==> flow/design.v (excerpt) <==
module lidar_system_top (
    input  wire clk,
    input  wire rst,
    input  wire rx,      
    output wire tx,      
    output wire [15:0] dbg_max_idx,
    output wire [15:0] dbg_min_idx,
    output wire [15:0] dbg_max_dist,
    output wire [15:0] dbg_min_dist,
    output wire [15:0] dbg_obs_alert,
    output wire [15:0] dbg_max_angle,
    output wire [15:0] dbg_min_angle,
    output wire        dbg_angle_done
);
==> flow/config.mk <==
export PLATFORM = sky130hd
export DESIGN_NAME = lidar_system_top
export DESIGN_NICKNAME = lidar_system_top
export VERILOG_FILES = /design/flow/design.v
export SDC_FILE = /design/flow/constraint.sdc
export NUM_CORES = 4
export LEC_CHECK = 0
export ABC_AREA = 1
export CAP_MARGIN = 20
export CORE_MARGIN = 2
export CORE_UTILIZATION = 72
export PLACE_DENSITY_LB_ADDON = 0.25
export SETUP_SLACK_MARGIN = 1.91
export SLEW_MARGIN = 20
==> flow/constraint.sdc <==
create_clock -name core_clock -period 7.69 [get_ports {clk}]
set_input_delay 1.5380 -clock core_clock [delete_from_list [all_inputs] [get_ports {clk}]]
set_output_delay 1.5380 -clock core_clock [all_outputs]
set_load 0.01 [all_outputs]
run.sh (not shown) runs the stock make flow with config.mk's settings and CLKGATE_MAP_FILE=.
The first run completed, yet does not pass: setup timing.
Rerun with:
Settings changed: ABC_AREA 1 to default, CORE_UTILIZATION 72 to 37, PLACE_DENSITY from default to 0.6, PLACE_DENSITY_LB_ADDON 0.25 to default, SETUP_SLACK_MARGIN 1.91 to default.
Clock period 7.69 ns to 9.63 ns, I/O delays scaled along.
This time the run completed without violations.
Final cell count is lower by 4.1%.
Utilization is lower by 44 points.
Total power is lower by 24%.
Routed wire length is lower by 19%.
Die area is higher by 92%.
Worst setup slack improves by 0.91 ns.
Worst hold slack improves by 0.034 ns.
Count of clock-buffer cells in the layout is lower by 7.
Sequential cell count does not change.
Rerun with:
Settings changed: CORE_UTILIZATION 37 to 68, PLACE_DENSITY 0.6 to 0.36.
Clock period 9.63 ns to 5.06 ns, I/O delays scaled along.
What happened: Now the flow finished but fails on setup timing; global-route usage goes up by 19 points; final area rose by 10%; core utilization climbs by 42 points; first-iteration DRC count came out higher by 31%; cell count falls by 1.9%; count of clock-buffer cells in the layout fell by 1; maximum frequency increases by 9.4%; total power goes up by 86%.
Rerun with:
Settings changed: ABC_AREA from default to 1, CORE_UTILIZATION 68 to 72, CTS_CLUSTER_DIAMETER from default to 252, PLACE_DENSITY 0.36 to 0.41.
Clock period 5.06 ns to 6.58 ns, I/O delays scaled along.
=> The changed run finished but failed the layout checks on setup timing; routed wire length climbs by 20%; area after synthesis climbs by 0.65%; total power drops by 20%; clock skew barely changes; worst setup slack improved by 2.3 ns; first-iteration DRC count climbs by 89%; non-clock buffer count drops by 153; sequential power drops by 23%.
Rerun with:
Settings changed: ABC_AREA 1 to default, CORE_UTILIZATION 72 to 40, CTS_CLUSTER_DIAMETER 252 to default, PLACE_DENSITY 0.41 to 0.6.
Clock period 6.58 ns to 9.63 ns, I/O delays scaled along.
After rerunning: The new run completed without violations; die area increases by 78%; hold slack gains 0.0063 ns; sequential power shrinks by 31%; sequential share of layout area grows by 1.3 points; critical path depth came out lower by 7; design area fell by 8.6%; area after synthesis drops by 0.65%; global-route usage decreases by 27 points; clock-buffer cell count grows by 5; clock skew decreases by 0.029 ns.

* * *

lidar_system_top again, from the RTL that the note above started with.
export LEC_CHECK = 0
export ABC_AREA = 1
export CAP_MARGIN = 20
export CORE_ASPECT_RATIO = 1.67
export CORE_MARGIN = 2
export CORE_UTILIZATION = 40
export GPL_TIMING_DRIVEN = 0
export HOLD_SLACK_MARGIN = 0.11
export SLEW_MARGIN = 0
export TNS_END_PERCENT = 90
create_clock -name core_clock -period 10.0 [get_ports {clk}]
Then changed:
Settings changed: CELL_PAD_IN_SITES_DETAIL_PLACEMENT from default to 1, CORE_ASPECT_RATIO 1.67 to default, CORE_MARGIN 2 to 10, CORE_UTILIZATION 40 to 50, GPL_ROUTABILITY_DRIVEN from default to 0, GPL_TIMING_DRIVEN 0 to default, HOLD_SLACK_MARGIN 0.11 to default, MIN_ROUTING_LAYER from default to met2, PLACE_DENSITY from default to 0.63, SETUP_SLACK_MARGIN from default to 2.55, SLEW_MARGIN 0 to 20, TNS_END_PERCENT 90 to default.
Outcome: With this change the flow failed in global routing on GRT-0116; die size is lower by 12%; area after synthesis does not change; synthesized cell count is unchanged.

* * *

run A:
Starting RTL as in the previous note.
Settings: LEC_CHECK=0, ABC_AREA=0, CAP_MARGIN=40, CORE_ASPECT_RATIO=0.87, CORE_MARGIN=2, CORE_UTILIZATION=72, CTS_CLUSTER_DIAMETER=236, GPL_ROUTABILITY_DRIVEN=0, GPL_TIMING_DRIVEN=1, MAX_ROUTING_LAYER=met4, PLACE_DENSITY_LB_ADDON=0.04, SETUP_SLACK_MARGIN=-0.33, SLEW_MARGIN=20, TNS_END_PERCENT=5; clock period 7.04 ns.
What the final checks of run A revealed, after a flow that finished every stage, was a layout that fails on negative setup slack.
Setup changes, run A to run B
Settings: a deleted CORE_ASPECT_RATIO that had been 0.87; a deleted MAX_ROUTING_LAYER that had been met4; an added PLACE_DENSITY of 0.36; a deleted CTS_CLUSTER_DIAMETER that had been 236; a deleted SETUP_SLACK_MARGIN that had been -0.33; a deleted GPL_TIMING_DRIVEN that had been 1; a deleted GPL_ROUTABILITY_DRIVEN that had been 0; a deleted ABC_AREA that had been 0; a change of CAP_MARGIN from 40 to 20; a deleted PLACE_DENSITY_LB_ADDON that had been 0.04; a deleted TNS_END_PERCENT that had been 5; a change of the clock period (ns, I/O delays scaled along) from 7.04 to 10.5.
## What came out
Every stage of run A finished as expected; the final checks, on the other hand, flagged negative setup slack, which means the layout fails. Looking at the reports, run B completed the entire flow and the layout it produced met the timing, DRC and antenna checks. Between run A and run B, the flow reports number of vias per cell increasing slightly. Run B: critical path depth lower than run A. On time the worst path needs with I/O delays and setup: between run B and run A, it ends up lower for run A. Compared with run A, placement density in the core of run B is lower. Run A was larger in final cell area than run B. Final-layout non-clock buffer area share was higher in run A than in run B. For die area, run B and run A come out practically identical. Run B has more setup slack than run A. Compare run B and run A | leakage power lower: run B.
Relative to run B, the following input files were edited for run C:
Settings: a change of CORE_UTILIZATION from 72 to 57; a deleted PLACE_DENSITY that had been 0.36; a change of the clock period (ns, I/O delays scaled along) from 10.5 to 5.15.
Results
Number of setup buffers added after CTS for run C is higher than for run B. Diff run B -> run C: final area went up; maximum clock frequency went up; wire length of the first global-routing pass went up. What the final checks of run C revealed, after a flow that finished every stage, was a layout that fails on negative setup slack. Run comparison: run B worst setup path endpoint u_dp.u_angle.max_angle[13]; run C worst setup path endpoint u_dp.u_angle.max_angle[15]. Summary of run C over run B: power +3800 uW, clock latency on the worst-skew pair +30 ps, global routing usage summed across all routing layers -6.1 points.
What run D does differently from run C at the input level:
Settings: CORE_UTILIZATION changed from 57 to 72; PLACE_DENSITY_LB_ADDON newly set to 0.25; the clock period (ns, I/O delays scaled along) changed from 5.15 to 7.86.
Notes after the runs:
Compared with run C, in run D via count normalized by instance count rose 16%; standard-cell row count went down; routed wire length rose by 14%.
[compare] base=run C new=run D: critical path depth now smaller; fraction of power consumed by the clock network now smaller.
Run D vs run C, top contributor to total power: sequential cells vs clock
Diff run D..run C | clock sink total | unchanged
Run D: complete, dirty (negative setup slack)
Summary of run D over run C: wire length of the first global-routing pass up 5.4%, fmax down 0.0090 GHz.
Here is what was changed in the inputs of run E compared with run D.
Settings: an added CTS_CLUSTER_DIAMETER of 252; an added ABC_AREA of 1; an added PLACE_DENSITY of 0.41; an added SETUP_SLACK_MARGIN of 1.67; a deleted PLACE_DENSITY_LB_ADDON that had been 0.25; a change of the clock period (ns, I/O delays scaled along) from 7.86 to 6.58.
==> results <==
Re aggregate routed wire length: run D and run E aren't equal, and the lower value belongs to run D. The design area of run E was inferior to that of run D. Run E vs run D, end point of the critical path: u_dp.u_angle.min_angle[8] vs u_dp.u_angle.max_angle[6]. The portion of total power attributed to combinational logic reported for run E is greater than that of run D by 0.3 points. Run E reports a lower count of antenna diodes in the layout than run D does. Status run D: flow complete, layout not clean - negative setup slack. Completing all stages was not enough for run E: its layout failed the final checks because of negative setup slack.

* * *

Starting RTL as in the previous note.
Settings: LEC_CHECK=0, ABC_AREA=0, CAP_MARGIN=20, CORE_ASPECT_RATIO=1.67, CORE_MARGIN=2, CORE_UTILIZATION=40, HOLD_SLACK_MARGIN=0.11, SLEW_MARGIN=5, TNS_END_PERCENT=30; clock period 10.0 ns.
==> next run, changes <==
--- a/flow/config.mk
+++ b/flow/config.mk
@@ -8 +8 @@
-export ABC_AREA = 0
+export ABC_AREA = 1
@@ -10 +10,3 @@
-export CORE_ASPECT_RATIO = 1.67
+export CELL_PAD_IN_SITES_DETAIL_PLACEMENT = 2
+export CELL_PAD_IN_SITES_GLOBAL_PLACEMENT = 3
+export CORE_ASPECT_RATIO = 1.48
@@ -12,4 +14,7 @@
-export CORE_UTILIZATION = 40
-export HOLD_SLACK_MARGIN = 0.11
-export SLEW_MARGIN = 5
-export TNS_END_PERCENT = 30
+export CORE_UTILIZATION = 66
+export GPL_ROUTABILITY_DRIVEN = 0
+export GPL_TIMING_DRIVEN = 0
+export MIN_ROUTING_LAYER = met2
+export PLACE_DENSITY = 0.63
+export SETUP_SLACK_MARGIN = 2.55
+export SLEW_MARGIN = 25
Outcome: This time the run aborted during global placement without I/O; die size shrinks by 39%; area after synthesis grows by 0.65%; synthesized cell count grows by 16%.
==> next run, changes <==
--- a/flow/config.mk
+++ b/flow/config.mk
@@ -11 +11 @@
-export CELL_PAD_IN_SITES_GLOBAL_PLACEMENT = 3
+export CELL_PAD_IN_SITES_GLOBAL_PLACEMENT = 1
@@ -13,2 +13,2 @@
-export CORE_MARGIN = 2
-export CORE_UTILIZATION = 66
+export CORE_MARGIN = 10
+export CORE_UTILIZATION = 50
@@ -16 +15,0 @@
-export GPL_TIMING_DRIVEN = 0
@@ -20 +19 @@
-export SLEW_MARGIN = 25
+export SLEW_MARGIN = 20
Outcome: With this change the flow did not get past detailed placement. Die size is higher by 45%. Area after synthesis does not change. Synthesized cell count is unchanged.
==> next run, changes <==
--- a/flow/config.mk
+++ b/flow/config.mk
@@ -9 +9 @@
-export CAP_MARGIN = 20
+export CAP_MARGIN = 30
@@ -11 +11 @@
-export CELL_PAD_IN_SITES_GLOBAL_PLACEMENT = 1
+export CELL_PAD_IN_SITES_GLOBAL_PLACEMENT = 3
@@ -13,2 +13,2 @@
-export CORE_MARGIN = 10
-export CORE_UTILIZATION = 50
+export CORE_MARGIN = 2
+export CORE_UTILIZATION = 66
@@ -15,0 +16 @@
+export GPL_TIMING_DRIVEN = 1
@@ -19 +20 @@
-export SLEW_MARGIN = 20
+export SLEW_MARGIN = 25
=> This time the run aborted during global placement without I/O on GPL-0301; die size fell by a quarter to a third; area after synthesis does not change; synthesized cell count is unchanged.
==> next run, changes <==
==> flow/config.mk (replaced) <==
export PLATFORM = sky130hd
export DESIGN_NAME = lidar_system_top
export DESIGN_NICKNAME = lidar_system_top
export VERILOG_FILES = /design/flow/design.v
export SDC_FILE = /design/flow/constraint.sdc
export NUM_CORES = 4
export LEC_CHECK = 0
export CAP_MARGIN = 20
export CORE_MARGIN = 2
export CORE_UTILIZATION = 40
export PLACE_DENSITY = 0.6
export SLEW_MARGIN = 20
Result:
- The new run passed the timing, DRC and antenna checks
- area after synthesis fell by 0.65%
- die size rises by 63%
- synthesized cell count is lower by 14%
Power is estimated from default activity; no workload was simulated.
